==> inputs of 11-11 <==
==> flow/design.v (excerpt) <==
module fp_mul(clk, op1, op2, result, under, over);
input wire clk;
input wire [15:0] op1, op2;
output reg [15:0] result;
output reg under, over;
reg [15:0] op1reg, op2reg;
wire [21:0] signew;
wire [4:0] expnew;
wire signnew;
wire [15:0] fp_result;
wire fp_under, fp_over;
always @(posedge clk)
begin
	op1reg <= op1;
	op2reg <= op2;
	result <= fp_result;
	under <= fp_under;
	over <= fp_over;
end
fp1 stage1(.sig1(op1reg[10:0]), .sig2(op2reg[10:0]), .exp1(op1reg[14:11]), .exp2(op2reg[14:11]),
	.sign1(op1reg[15]), .sign2(op2reg[15]), .signew(signew), .expnew(expnew), .signnew(signnew));
fp2 stage2(.sig(signew), .exp(expnew), .sign(signnew), .fp_result(fp_result), .under(fp_under), .over(fp_over));
endmodule
Settings: LEC_CHECK=0, ABC_AREA=1, CAP_MARGIN=30, CELL_PAD_IN_SITES_DETAIL_PLACEMENT=0, CELL_PAD_IN_SITES_GLOBAL_PLACEMENT=3, CORE_ASPECT_RATIO=1.6, CORE_MARGIN=6, CORE_UTILIZATION=60, CTS_CLUSTER_DIAMETER=226, CTS_CLUSTER_SIZE=99, GPL_TIMING_DRIVEN=1, PLACE_DENSITY_LB_ADDON=0.22, SETUP_SLACK_MARGIN=0.54, SLEW_MARGIN=35, TNS_END_PERCENT=70; clock period 5.04 ns.
run.sh (not shown) runs the stock make flow with config.mk's settings and CLKGATE_MAP_FILE=.
==> inputs of 02-27, as changes to 11-11 <==
Settings changed: ABC_AREA 1 to default, CAP_MARGIN 30 to 20, CELL_PAD_IN_SITES_DETAIL_PLACEMENT 0 to default, CELL_PAD_IN_SITES_GLOBAL_PLACEMENT 3 to default, CORE_ASPECT_RATIO 1.6 to default, CORE_MARGIN 6 to 2, CORE_UTILIZATION 60 to 25, CTS_CLUSTER_DIAMETER 226 to default, CTS_CLUSTER_SIZE 99 to default, GPL_TIMING_DRIVEN 1 to default, PLACE_DENSITY_LB_ADDON 0.22 to default, SETUP_SLACK_MARGIN 0.54 to default, SLEW_MARGIN 35 to 20, TNS_END_PERCENT 70 to default.
==> flow/constraint.sdc (replaced) <==
create_clock -name core_clock -period 5.15 [get_ports {clk}]
set_input_delay 1.0300 -clock core_clock [delete_from_list [all_inputs] [get_ports {clk}]]
set_output_delay 1.0300 -clock core_clock [all_outputs]
set_load 0.01 [all_outputs]
==> comparison table <==
Cell Type Count: 11-11 34; 02-27 53
Die X: 11-11 89.30 um; 02-27 150.6 um
Vertical die size: 11-11 135.7 um; 02-27 150.6 um
Adders+Majority by Area: 11-11 0.4110; 02-27 0.4389
Die footprint: 11-11 12,110 um2; 02-27 22,670 um2
Share of the yosys chip area belonging to registers: 11-11 0.1745; 02-27 0.1863
Syn avg cell area: 11-11 7.658 um2; 02-27 9.490 um2
Cell Rows: 11-11 44; 02-27 53
Post-synthesis mux area share: 11-11 0; 02-27 0.01048
Cell taking the most area after synthesis: 11-11 sky130_fd_sc_hd__fa_1; 02-27 sky130_fd_sc_hd__fa_1
Core Util at FP: 11-11 0.6238; 02-27 0.2547
Synth Area in Compound Gates: 11-11 0.03905; 02-27 0.08316
Number of cells in the yosys synthesis report: 11-11 749; 02-27 566
Area of the synthesized netlist per yosys stat: 11-11 5736 um2; 02-27 5371 um2
Number of instances in the synthesized netlist: 11-11 749; 02-27 566
Post-Synth XOR/XNOR Area: 11-11 0.02138; 02-27 0.03075
Area of the mapped netlist: 11-11 5736 um2; 02-27 5371 um2
Async set or reset register ratio after synthesis: 11-11 0; 02-27 0
Run status: 11-11 aborted with a tool error; 02-27 timing/DRC/antenna clean
Stage where the flow stopped: 11-11 global placement without I/O; 02-27 -
Area share of the largest cell type after synthesis: 11-11 0.2757; 02-27 0.2944
Core area: 11-11 9194 um2; 02-27 21,090 um2
Basic-gate share of the synthesized area counting and, or, nand and nor cells: 11-11 0.2031; 02-27 0.1554
Mapped Nets: 11-11 923; 02-27 740
Count leader, synth: 11-11 sky130_fd_sc_hd__nand2_1; 02-27 sky130_fd_sc_hd__inv_1

---

==> run a: inputs <==
==> flow/design.v <==
module fp1(sig1, sig2, exp1, exp2, sign1, sign2, signew, expnew, signnew);
input wire [10:0] sig1, sig2; 
input wire [3:0] exp1, exp2;
input wire sign1, sign2;
output wire [21:0] signew;
output wire [4:0] expnew;
output wire signnew;
assign expnew = exp1 + exp2 - 3'b111;
assign signew = sig1 * sig2;
assign signnew = sign1 ^ sign2;
endmodule
module fp2(sig, exp, sign, fp_result, under, over);
input wire [21:0] sig;
input wire [4:0] exp;
input wire sign;
output wire [15:0] fp_result;
output wire under, over;
reg [21:0] tempsig;
reg [4:0] tempexp;
reg underflow;
reg overflow;
always @(*)
begin
	if(sig[20]==1'b0)
		begin
			tempsig = sig >> 1;
			tempexp = exp + 1'b1;
		end
	else 
		begin
			tempsig = sig;
			tempexp = exp;
		end
	if (tempexp > 5'd24) underflow = 1'b1;
	else underflow = 1'b0;
	if (tempexp[4]==1) overflow = 1'b1;
	else overflow =1'b0;
end
assign fp_result = {sign, tempexp[3:0], tempsig[19:9] };
assign under = underflow;
assign over = overflow;
endmodule
module fp_mul(clk, op1, op2, result, under, over);
input wire clk;
input wire [15:0] op1, op2;
output reg [15:0] result;
output reg under, over;
reg [15:0] op1reg, op2reg;
wire [21:0] signew;
wire [4:0] expnew;
wire signnew;
wire [15:0] fp_result;
wire fp_under, fp_over;
always @(posedge clk)
begin
	op1reg <= op1;
	op2reg <= op2;
	result <= fp_result;
	under <= fp_under;
	over <= fp_over;
end
fp1 stage1(.sig1(op1reg[10:0]), .sig2(op2reg[10:0]), .exp1(op1reg[14:11]), .exp2(op2reg[14:11]),
	.sign1(op1reg[15]), .sign2(op2reg[15]), .signew(signew), .expnew(expnew), .signnew(signnew));
fp2 stage2(.sig(signew), .exp(expnew), .sign(signnew), .fp_result(fp_result), .under(fp_under), .over(fp_over));
endmodule
==> flow/run.sh <==
#!/bin/bash
# the make line also repeats each setting of config.mk as NAME=value (left out here)
make -C /OpenROAD-flow-scripts/flow DESIGN_CONFIG=/design/flow/config.mk WORK_HOME=/design/flow/orfs CLKGATE_MAP_FILE= finish
==> flow/config.mk <==
export PLATFORM = sky130hd
export DESIGN_NAME = fp_mul
export DESIGN_NICKNAME = fp_mul
export VERILOG_FILES = /design/flow/design.v
export SDC_FILE = /design/flow/constraint.sdc
export NUM_CORES = 4
export LEC_CHECK = 0
export CAP_MARGIN = 25
export CELL_PAD_IN_SITES_DETAIL_PLACEMENT = 1
export CORE_MARGIN = 2
export CORE_UTILIZATION = 40
export CTS_CLUSTER_DIAMETER = 180
export MIN_ROUTING_LAYER = met2
export SLEW_MARGIN = 0
export TNS_END_PERCENT = 75
==> flow/constraint.sdc <==
create_clock -name core_clock -period 5.3 [get_ports {clk}]
set_input_delay 1.0600 -clock core_clock [delete_from_list [all_inputs] [get_ports {clk}]]
set_output_delay 1.0600 -clock core_clock [all_outputs]
set_load 0.01 [all_outputs]
==> inputs of run b, as changes to run a <==
==> flow/config.mk (replaced) <==
export PLATFORM = sky130hd
export DESIGN_NAME = fp_mul
export DESIGN_NICKNAME = fp_mul
export VERILOG_FILES = /design/flow/design.v
export SDC_FILE = /design/flow/constraint.sdc
export NUM_CORES = 4
export LEC_CHECK = 0
export CAP_MARGIN = 20
export CELL_PAD_IN_SITES_DETAIL_PLACEMENT = 0
export CORE_ASPECT_RATIO = 0.83
export CORE_MARGIN = 2
export CORE_UTILIZATION = 62
export CTS_CLUSTER_DIAMETER = 46
export CTS_CLUSTER_SIZE = 99
export SLEW_MARGIN = 35
export TNS_END_PERCENT = 70
==> flow/constraint.sdc (replaced) <==
create_clock -name core_clock -period 5.04 [get_ports {clk}]
set_input_delay 1.0080 -clock core_clock [delete_from_list [all_inputs] [get_ports {clk}]]
set_output_delay 1.0080 -clock core_clock [all_outputs]
set_load 0.01 [all_outputs]
==> inputs of run c, as changes to run a <==
==> flow/config.mk (replaced) <==
export PLATFORM = sky130hd
export DESIGN_NAME = fp_mul
export DESIGN_NICKNAME = fp_mul
export VERILOG_FILES = /design/flow/design.v
export SDC_FILE = /design/flow/constraint.sdc
export NUM_CORES = 4
export LEC_CHECK = 0
export CAP_MARGIN = 20
export CORE_MARGIN = 2
export CORE_UTILIZATION = 40
export SLEW_MARGIN = 20
==> flow/constraint.sdc (replaced) <==
create_clock -name core_clock -period 5.15 [get_ports {clk}]
set_input_delay 1.0300 -clock core_clock [delete_from_list [all_inputs] [get_ports {clk}]]
set_output_delay 1.0300 -clock core_clock [all_outputs]
set_load 0.01 [all_outputs]
==> inputs of run d, as changes to run a <==
==> flow/config.mk (replaced) <==
export PLATFORM = sky130hd
export DESIGN_NAME = fp_mul
export DESIGN_NICKNAME = fp_mul
export VERILOG_FILES = /design/flow/design.v
export SDC_FILE = /design/flow/constraint.sdc
export NUM_CORES = 4
export LEC_CHECK = 0
export CAP_MARGIN = 5
export CELL_PAD_IN_SITES_DETAIL_PLACEMENT = 1
export CORE_ASPECT_RATIO = 1.66
export CORE_MARGIN = 8
export CORE_UTILIZATION = 44
export CTS_CLUSTER_DIAMETER = 166
export MIN_ROUTING_LAYER = met2
export PLACE_DENSITY_LB_ADDON = 0.21
export SLEW_MARGIN = 35
export TNS_END_PERCENT = 75
==> run_results.csv <==
group,metric,value,unit
floorplanning,rows,42,
critical_path,path_cells,"buf_12 > nand2_4 > fa_1 > inv_1 > fa_1 > fa_1 > fa_1 > inv_2 > fa_1 > inv_2 > ha_4 > and3_4 > and3_4 > o211ai_1 > a21boi_4 > o31ai_4 > buf_4 > a31o_4 > a221oi_2",
floorplanning,n_tap_cell,176,
critical_path,cpMostUsedCell,"fa_1",
final_layout,sh_comb_area,58.5,%
detailed_routing,met2WireLength,6740,um
final_layout,fin_cells,844,
final_timing,max-slew-margin-rel,71.3,%
final_timing,finalCriticalPeriod,5.08,ns
run_status,status,"complete, no violations",
pwr,powerDensity,607,nW/um2
critical_path,crit_start,"op2reg[2]",
detailed_routing,vias,4128,
clock_network,clk_pin_slew,0.07,ns
detailed_routing,drt_iter0_drc,137,
floorplanning,core_area,13200,um2
floorplanning,die-height,120,um
pwr,power_clock,0.405,mW
-- figures above: run c

==> run_results.csv <==
group,metric,value,unit
run_status,so.violations,"setup timing",
final_timing,max-slew-margin-rel,65.3,%
final_timing,setup_ws,-0.211,ns
detailed_routing,met2WireLength,10200,um
final_timing,finalSetupViolCount,17,
critical_path,path_cells,"buf_4 > buf_4 > and2_1 > fa_2 > fa_1 > fa_1 > fa_1 > ha_4 > ha_4 > a21oi_4 > o21ai_4 > a31o_2 > o21ai_1 > nand4_1 > buf_4 > buf_4 > a31oi_1 > a211oi_2",
critical_path,crit_start,"op2reg[5]",
final_layout,sh_comb_area,59.7,%
critical_path,cpMostUsedCell,"buf_4",
floorplanning,die-height,158,um
run_status,status,"failed layout checks",
detailed_routing,vias,6117,
floorplanning,core_area,12000,um2
floorplanning,n_tap_cell,162,
detailed_routing,drt_iter0_drc,1361,
final_layout,fin_cells,822,
-- figures above: run d

==> run_results.csv <==
group,metric,value,unit
final_layout,sh_comb_area,59.3,%
detailed_routing,vias,5799,
floorplanning,rows,42,
final_timing,finalSetupViolCount,2,
floorplanning,die-height,120,um
run_status,status,"failed layout checks",
critical_path,crit_start,"op2reg[4]",
floorplanning,core_area,13200,um2
run_status,so.violations,"setup timing",
final_timing,setup_ws,-0.00461,ns
-- figures above: run a

==> run_results.csv <==
group,metric,value,unit
run_status,so.violations,"setup timing",
floorplanning,n_tap_cell,112,
final_timing,finalCriticalPeriod,5.28,ns
pwr,power_clock,0.320,mW
critical_path,cpMostUsedCell,"fa_1",
final_layout,fin_cells,779,
detailed_routing,met2WireLength,6680,um
final_timing,finalSetupViolCount,16,
detailed_routing,vias,4298,
run_status,status,"failed layout checks",
critical_path,path_cells,"buf_12 > nand2_2 > fa_1 > fa_1 > fa_1 > inv_2 > fa_1 > inv_1 > fa_1 > inv_2 > ha_4 > and3_4 > and3_4 > o211ai_1 > a21boi_2 > buf_4 > nor4_4 > buf_4 > nor3_2 > o211a_1",
final_timing,setup_ws,-0.244,ns
-- figures above: run b

Power and IR drop assume default switching activity.
